== job 7972 ==
## alu
module alu #(
	parameter DATA_WIDTH = 32,
	parameter INST_WIDTH = 4
)(
	input                   i_clk,
	input                   i_rst_n,
	input  [DATA_WIDTH-1:0] i_data_a,
	input  [DATA_WIDTH-1:0] i_data_b,
	input  [INST_WIDTH-1:0] i_inst,
	input                   i_valid,
	output [DATA_WIDTH-1:0] o_data,
	output                  o_overflow,
	output                  o_valid
);
==> flow/config.mk <==
export PLATFORM = sky130hd
export DESIGN_NAME = alu
export DESIGN_NICKNAME = alu
export VERILOG_FILES = /design/flow/design.v
export SDC_FILE = /design/flow/constraint.sdc
export NUM_CORES = 4
export LEC_CHECK = 0
export CAP_MARGIN = 20
export CELL_PAD_IN_SITES_GLOBAL_PLACEMENT = 0
export CORE_MARGIN = 2
export CORE_UTILIZATION = 72
export CTS_CLUSTER_DIAMETER = 203
export CTS_CLUSTER_SIZE = 24
export GPL_TIMING_DRIVEN = 1
export PLACE_DENSITY = 0.62
export SETUP_SLACK_MARGIN = -0.61
export SLEW_MARGIN = 5
export TNS_END_PERCENT = 25
==> flow/constraint.sdc <==
create_clock -name core_clock -period 9.4 [get_ports {i_clk}]
set_input_delay 1.8800 -clock core_clock [delete_from_list [all_inputs] [get_ports {i_clk}]]
set_output_delay 1.8800 -clock core_clock [all_outputs]
set_load 0.01 [all_outputs]
run.sh (not shown) runs the stock make flow with config.mk's settings and CLKGATE_MAP_FILE=.
Job 7972 did not finish; a tool error ended it in global routing (5_1_grt).
For job 9684, these inputs were changed with respect to job 7972:
- CTS_CLUSTER_DIAMETER: 203 -> unset
- GPL_TIMING_DRIVEN: 1 -> unset
- TNS_END_PERCENT: 25 -> unset
- PLACE_DENSITY: 0.62 -> unset
- CTS_CLUSTER_SIZE: 24 -> unset
- CELL_PAD_IN_SITES_GLOBAL_PLACEMENT: 0 -> unset
- SLEW_MARGIN: 5 -> 20
- CORE_UTILIZATION: 72 -> 40
- SETUP_SLACK_MARGIN: -0.61 -> unset
- the clock period (ns, I/O delays scaled along): 9.4 -> 11.8
--- outcome ---
Job 9684 did not stop at any stage, and its layout met the timing, design-rule and antenna checks.
Job 9684 vs. job 7972: quantity of gates resized following cts now smaller; top-level port count closely matched the old numbers; fraction of synthesis flops using an asynchronous set or reset pin essentially unchanged; number of cells after detailed placement rose by 72; post-detailed-placement half-perimeter wirelength dropped about 13%.
Job 7972 → job 9684: chip area higher, x dimension of the die saw an increase, number of rows in the core area rose by 30, vertical die dimension higher, core footprint shows an increase of 45000 µm².
#### Input delta (job 2204 over job 9684)
- a change of CORE_UTILIZATION from 40 to 34
==> comparison <==
Comparing job 9684 with job 2204, the worst hold slack came out essentially unchanged. Reported for job 2204 and job 9684, share of flip-flops with an asynchronous set or reset turned out identical to the last digit. On cell area after placement, the higher figure sits with job 2204, not job 9684.
Here is what was changed in the inputs of job 8420 compared with job 2204.
- setting SETUP_SLACK_MARGIN to -0.35 for the first time
- setting TNS_END_PERCENT to 40 for the first time
- changing CORE_UTILIZATION from 34 to 57
- changing the clock period (ns, I/O delays scaled along) from 11.8 to 6.47
==> comparison <==
- From the logs: job 8420 reached the end of the flow and failed the layout checks with negative setup slack.
- Cell area after placement: lower on job 2204
- Comparing job 2204 against job 8420, there is no change at all in number of cell instances after yosys synthesis.
- Taking job 2204 as the reference, in job 8420 post-route worst setup slack went down; hold slack went down.

* * *

## lagoon
alu again, from the RTL that the note above started with.
export LEC_CHECK = 0
export ABC_AREA = 1
export CAP_MARGIN = 20
export CELL_PAD_IN_SITES_GLOBAL_PLACEMENT = 0
export CORE_MARGIN = 7
export CORE_UTILIZATION = 72
export CTS_CLUSTER_DIAMETER = 33
export CTS_CLUSTER_SIZE = 95
export GPL_TIMING_DRIVEN = 1
export PLACE_DENSITY = 0.35
export SETUP_SLACK_MARGIN = -0.61
export SLEW_MARGIN = 25
export TNS_END_PERCENT = 25
create_clock -name core_clock -period 6.14 [get_ports {i_clk}]
lagoon failed in global routing (5_1_grt) with GRT-0116.
Input changes introduced in maple (baseline for comparison: lagoon):
Settings: removing PLACE_DENSITY (formerly 0.35); setting PLACE_DENSITY_LB_ADDON to 0.23 for the first time; changing SETUP_SLACK_MARGIN from -0.61 to 1.44; removing ABC_AREA (formerly 1); changing CTS_CLUSTER_SIZE from 95 to 37; changing CORE_MARGIN from 7 to 2; changing TNS_END_PERCENT from 25 to 50; changing SLEW_MARGIN from 25 to 5; changing the clock period (ns, I/O delays scaled along) from 6.14 to 10.9.
## What came out
lagoon did not make it past global routing (5_1_grt), where a tool error ended it. maple failed in global routing (5_1_grt) with GRT-0232. On post-placement setup slack, the higher figure sits with maple, not lagoon. In the flow results for maple and lagoon, the number of cells in the design after placement is smaller on maple. Compared with lagoon, maple shows a count of cells resized by post-cts repair that is 291 lower. Combined area of all synthesized cells, maple and lagoon, higher one = lagoon.
Changes in ember relative to maple:
Settings: changing TNS_END_PERCENT from 50 to 25; changing SETUP_SLACK_MARGIN from 1.44 to 1.5; setting CORE_ASPECT_RATIO to 0.63 for the first time.
==> comparison <==
ember reached the final stage; the timing, design-rule and antenna checks on its layout passed.
[ember] last weighted congestion value of the routability-driven placer rose about 5.5% relative to maple
ember ends up with higher initial cell density of the core than maple does.
Chip area: ember vs maple — no meaningful difference
The die span in y number comes out lower for ember vs maple.
The final reports for ember and maple show number of buffers inserted to repair setup after CTS lower in the former.
Reported for ember and maple, total of flip-flops plus latches after synthesis turned out identical to the last digit.
From maple to ember the numbers moved as follows: horizontal extent of the die now sits higher, core region area now sits lower.
As far as average instance area after synthesis goes, ember and maple are indistinguishable; the numbers are identical.
## Diff of input files: amber against ember
Settings: a deleted PLACE_DENSITY_LB_ADDON that had been 0.23; a change of CORE_UTILIZATION from 72 to 58; a deleted TNS_END_PERCENT that had been 25; a deleted GPL_TIMING_DRIVEN that had been 1; a change of SLEW_MARGIN from 5 to 20; a deleted CORE_ASPECT_RATIO that had been 0.63; a deleted CTS_CLUSTER_DIAMETER that had been 33; a deleted CTS_CLUSTER_SIZE that had been 37; a deleted CELL_PAD_IN_SITES_GLOBAL_PLACEMENT that had been 0; a deleted SETUP_SLACK_MARGIN that had been 1.5; a change of the clock period (ns, I/O delays scaled along) from 10.9 to 6.47.
Notes after the runs:
- Although amber finished all stages, its layout failed final checks on negative setup slack.
- Final worst-path setup slack | amber below ember
- Logic gate fraction of the total cell area ended up 8.5 points lower on amber than on ember.
- Measured against amber, the total placed cells including tap cells of ember comes out at 0.894 times the reference value.
- The final reports for amber and ember show utilization lower in the former.
- amber vs ember: final area up by more than 10%

* * *

run 1:
The RTL this note starts from:
==> flow/design.v <==
module alu #(
	parameter DATA_WIDTH = 32,
	parameter INST_WIDTH = 4
)(
	input                   i_clk,
	input                   i_rst_n,
	input  [DATA_WIDTH-1:0] i_data_a,
	input  [DATA_WIDTH-1:0] i_data_b,
	input  [INST_WIDTH-1:0] i_inst,
	input                   i_valid,
	output [DATA_WIDTH-1:0] o_data,
	output                  o_overflow,
	output                  o_valid
);
	reg [DATA_WIDTH - 1:0] o_data_r, o_data_w;
	reg o_overflow_r, o_overflow_w;
	reg o_valid_r, o_valid_w;
	reg [2 * DATA_WIDTH - 1:0] o_mul_temp;
	integer i;
	assign o_data = o_data_r;
	assign o_overflow = o_overflow_r;
	assign o_valid = o_valid_r;
	always @(*) begin
		if (i_valid) begin
			case (i_inst)
				4'd0: begin
					o_data_w = i_data_a + i_data_b;
					if (i_data_a[DATA_WIDTH - 1] && i_data_b[DATA_WIDTH - 1] && ~o_data_w[DATA_WIDTH - 1]) begin
						o_overflow_w = 1;
					end
					else if (~i_data_a[DATA_WIDTH - 1] && ~i_data_b[DATA_WIDTH - 1] && o_data_w[DATA_WIDTH - 1]) begin
						o_overflow_w = 1;
					end
					else begin
						o_overflow_w = 0;
					end
					o_valid_w = 1;
				end
				4'd1: begin
					o_data_w = i_data_a - i_data_b;
					if (~i_data_a[DATA_WIDTH - 1] && i_data_b[DATA_WIDTH - 1] && o_data_w[DATA_WIDTH - 1]) begin
						o_overflow_w = 1;
					end
					else if (i_data_a[DATA_WIDTH - 1] && ~i_data_b[DATA_WIDTH - 1] && ~o_data_w[DATA_WIDTH - 1]) begin
						o_overflow_w = 1;
					end
					else begin
						o_overflow_w = 0;
					end
					o_valid_w = 1;
				end
				4'd2: begin
					o_data_w = i_data_a * i_data_b;
					if ((i_data_a[DATA_WIDTH - 1] == i_data_b[DATA_WIDTH - 1]) && o_data_w[DATA_WIDTH - 1]) begin
						o_overflow_w = 1;
					end
					else if ((i_data_a[DATA_WIDTH - 1] != i_data_b[DATA_WIDTH - 1]) && ~o_data_w[DATA_WIDTH - 1]) begin
						o_overflow_w = 1;
					end
					else begin
						o_overflow_w = 0;
					end
					o_valid_w = 1;
				end
				4'd3: begin
					if (~i_data_a[DATA_WIDTH - 1] && i_data_b[DATA_WIDTH - 1]) begin
						o_data_w = i_data_a;
					end
					else if (i_data_a[DATA_WIDTH - 1] && ~i_data_b[DATA_WIDTH - 1]) begin
						o_data_w = i_data_b;
					end
					else if (i_data_a > i_data_b) begin
						o_data_w = i_data_a;
					end
					else begin
						o_data_w = i_data_b;
					end
					o_overflow_w = 0;
					o_valid_w = 1;
				end
				4'd4: begin
					if (~i_data_a[DATA_WIDTH - 1] && i_data_b[DATA_WIDTH - 1]) begin
						o_data_w = i_data_b;
					end
					else if (i_data_a[DATA_WIDTH - 1] && ~i_data_b[DATA_WIDTH - 1]) begin
						o_data_w = i_data_a;
					end
					else if (i_data_a < i_data_b) begin
						o_data_w = i_data_a;
					end
					else begin
						o_data_w = i_data_b;
					end
					o_overflow_w = 0;
					o_valid_w = 1;
				end
				4'd5: begin
					{o_overflow_w, o_data_w} = i_data_a + i_data_b;
					o_valid_w = 1;
				end
				4'd6: begin
					o_data_w = i_data_a - i_data_b;
					if (i_data_a < i_data_b) begin
						o_overflow_w = 1;
					end
					else begin
						o_overflow_w = 0;
					end
					o_valid_w = 1;
				end
				4'd7: begin
					o_mul_temp = i_data_a * i_data_b;
					o_overflow_w = 0;
					for (i = DATA_WIDTH; i < 2 * DATA_WIDTH; i = i + 1) begin
						if (o_mul_temp[i]) begin
							o_overflow_w = 1;
						end
					end
					o_data_w = o_mul_temp[DATA_WIDTH - 1:0];
					o_valid_w = 1;
				end
				4'd8: begin
					if (i_data_a > i_data_b) begin
						o_data_w = i_data_a;
					end
					else begin
						o_data_w = i_data_b;
					end
					o_overflow_w = 0;
					o_valid_w = 1;
				end
				4'd9: begin
					if (i_data_a < i_data_b) begin
						o_data_w = i_data_a;
					end
					else begin
						o_data_w = i_data_b;
					end
					o_overflow_w = 0;
					o_valid_w = 1;
				end
				4'd10: begin
					o_data_w = i_data_a & i_data_b;
					o_overflow_w = 0;
					o_valid_w = 1;
				end
				4'd11: begin
					o_data_w = i_data_a | i_data_b;
					o_overflow_w = 0;
					o_valid_w = 1;
				end
				4'd12: begin
					o_data_w = (i_data_a & ~i_data_b) | (~i_data_a & i_data_b);
					o_overflow_w = 0;
					o_valid_w = 1;
				end
				4'd13: begin
					o_data_w = ~i_data_a;
					o_overflow_w = 0;
					o_valid_w = 1;
				end
				4'd14: begin
					for (i = 0; i < DATA_WIDTH; i = i + 1) begin
						o_data_w[i] = i_data_a[DATA_WIDTH - 1 - i];
					end
					o_overflow_w = 0;
					o_valid_w = 1;
				end
				default: begin
					o_overflow_w = 0;
					o_data_w = 0;
					o_valid_w = 1;
				end
			endcase
		end
		else begin
			o_overflow_w = 0;
			o_data_w = 0;
			o_valid_w = 0;
		end
	end
	always @(posedge i_clk or negedge i_rst_n) begin
		if (~i_rst_n) begin
			o_data_r <= 0;
			o_overflow_r <= 0;
			o_valid_r <= 0;
		end
		else begin
			o_data_r <= o_data_w;
			o_overflow_r <= o_overflow_w;
			o_valid_r <= o_valid_w;
		end
	end
endmodule
Settings: LEC_CHECK=0, ABC_AREA=1, CAP_MARGIN=10, CORE_MARGIN=2, CORE_UTILIZATION=51, CTS_CLUSTER_DIAMETER=337, CTS_CLUSTER_SIZE=48, PLACE_DENSITY=0.82, SLEW_MARGIN=20; clock period 12.0 ns.
Run 1 finished every stage and its layout cleared the timing, design-rule and antenna checks.
### run 1 -> run 2
- changing CORE_UTILIZATION from 51 to 40
- removing PLACE_DENSITY (formerly 0.82)
- setting GPL_TIMING_DRIVEN to 0 for the first time
- removing CTS_CLUSTER_SIZE (formerly 48)
- changing CAP_MARGIN from 10 to 20
- removing CTS_CLUSTER_DIAMETER (formerly 337)
- setting CORE_ASPECT_RATIO to 1.58 for the first time
- removing ABC_AREA (formerly 1)
Findings:
To summarise run 2: no stage aborted, but the layout did not pass its checks, failing on setup timing.
Cmp run 1 and run 2 / largest incremental delay on the critical path / lower: run 2
When the final numbers for run 1 and run 2 were put side by side, the via count of the first global-routing pass turned out to be smaller in run 2.
Looking only at actual transition at the worst max-transition pin, and setting everything else aside, the higher value of run 1 and run 2 goes to run 2.
The final critical delay including setup and external delays reported for run 2 is greater than that of run 1 by 930 ps.
Setup changes, run 2 to run 3
- CTS_CLUSTER_DIAMETER: unset -> 144
- MIN_ROUTING_LAYER: unset -> met2
- GPL_TIMING_DRIVEN: 0 -> unset
- MAX_ROUTING_LAYER: unset -> met4
- CELL_PAD_IN_SITES_GLOBAL_PLACEMENT: unset -> 2
- ABC_AREA: unset -> 1
- CORE_ASPECT_RATIO: 1.58 -> unset
- CELL_PAD_IN_SITES_DETAIL_PLACEMENT: unset -> 2
Results
Run status, run 3: aborted in 5_1_grt, error GRT-0116. Comparing height of the chip for run 2 and run 3, the smaller number came from run 3. Run 3 vs run 2: summed standard-cell area reported by yosys up by more than 10%. Going from run 2 to run 3, placer congestion estimate grew by a little under 10%. Run 3 vs run 2 — horizontal extent of the die climbed by more than a quarter.
diff inputs: run 3 => run 4
- CELL_PAD_IN_SITES_GLOBAL_PLACEMENT: 2 -> unset
- ABC_AREA: 1 -> unset
- GPL_TIMING_DRIVEN: unset -> 0
- MIN_ROUTING_LAYER: met2 -> unset
- SETUP_SLACK_MARGIN: unset -> 2.99
- CTS_CLUSTER_DIAMETER: 144 -> unset
- HOLD_SLACK_MARGIN: unset -> 0.05
- MAX_ROUTING_LAYER: met4 -> unset
- CORE_ASPECT_RATIO: unset -> 1.58
- CORE_MARGIN: 2 -> 5
- GPL_ROUTABILITY_DRIVEN: unset -> 0
==> results <==
The log for run 4 ends in 4_1_cts with error DPL-0033, so the run never completed. Run 4 vs run 3 — synthesized cell count dropped by more than a quarter. Delta (run 4 minus run 3): synthesized area has decreased; xor and xnor fraction of the mapped netlist area has increased; yosys cell count has decreased.

* * *

JK:
RTL: the design.v shown in full above, as it stands there.
make LEC_CHECK=0 CAP_MARGIN=20 CORE_MARGIN=2 CORE_UTILIZATION=68 SETUP_SLACK_MARGIN=-0.73 SLEW_MARGIN=20 finish   # period 9.42 ns
From the logs: JK reached the end of the flow and failed the layout checks with negative setup slack.
Here is what was changed in the inputs of MS compared with JK.
- an added CTS_CLUSTER_DIAMETER of 381
- an added CTS_CLUSTER_SIZE of 22
- a change of CORE_UTILIZATION from 68 to 71
Notes after the runs:
- MS did not finish: a tool error stopped it during global routing.
- MS — instance count after placement with tap cells included 21 lower, JK as reference
- Going from JK to MS, placed wire-length estimate grows by about 8%.
- When MS is measured against JK, its starting density of the core turns out 3.1 points higher.
- Diff MS..JK | number of buffers inserted by hold repair at cts | unchanged
- Die width on MS is down relative to JK.

* * *

Starts from the design.v that is shown in full above.
==> flow/config.mk <==
export PLATFORM = sky130hd
export DESIGN_NAME = alu
export DESIGN_NICKNAME = alu
export VERILOG_FILES = /design/flow/design.v
export SDC_FILE = /design/flow/constraint.sdc
export NUM_CORES = 4
export LEC_CHECK = 0
export ABC_AREA = 1
export CAP_MARGIN = 10
export CORE_MARGIN = 2
export CORE_UTILIZATION = 51
export CTS_CLUSTER_DIAMETER = 337
export CTS_CLUSTER_SIZE = 48
export PLACE_DENSITY = 0.35
export SLEW_MARGIN = 20
==> flow/constraint.sdc <==
create_clock -name core_clock -period 12.0 [get_ports {i_clk}]
set_input_delay 2.4000 -clock core_clock [delete_from_list [all_inputs] [get_ports {i_clk}]]
set_output_delay 2.4000 -clock core_clock [all_outputs]
set_load 0.01 [all_outputs]
Change:
--- a/flow/config.mk
+++ b/flow/config.mk
@@ -8,2 +8 @@
-export ABC_AREA = 1
-export CAP_MARGIN = 10
+export CAP_MARGIN = 20
@@ -11,4 +10 @@
-export CORE_UTILIZATION = 51
-export CTS_CLUSTER_DIAMETER = 337
-export CTS_CLUSTER_SIZE = 48
-export PLACE_DENSITY = 0.35
+export CORE_UTILIZATION = 40
Cell area is lower by a little under a tenth.
Flip-flop count is unchanged.
Setup slack got worse by 1.3 ns.
Change:
--- a/flow/config.mk
+++ b/flow/config.mk
@@ -8 +8,2 @@
-export CAP_MARGIN = 20
+export ABC_AREA = 1
+export CAP_MARGIN = 10
@@ -10 +11,3 @@
-export CORE_UTILIZATION = 40
+export CORE_UTILIZATION = 51
+export CTS_CLUSTER_DIAMETER = 337
+export CTS_CLUSTER_SIZE = 100
@@ -11,0 +15 @@
+export TNS_END_PERCENT = 5
Fmax rises by 4.5%.
Cell area rises by 9.8%.
Wire length rises by 20%.
Global-route usage rises by 11 points.
Core utilization rises by 9.7 points.
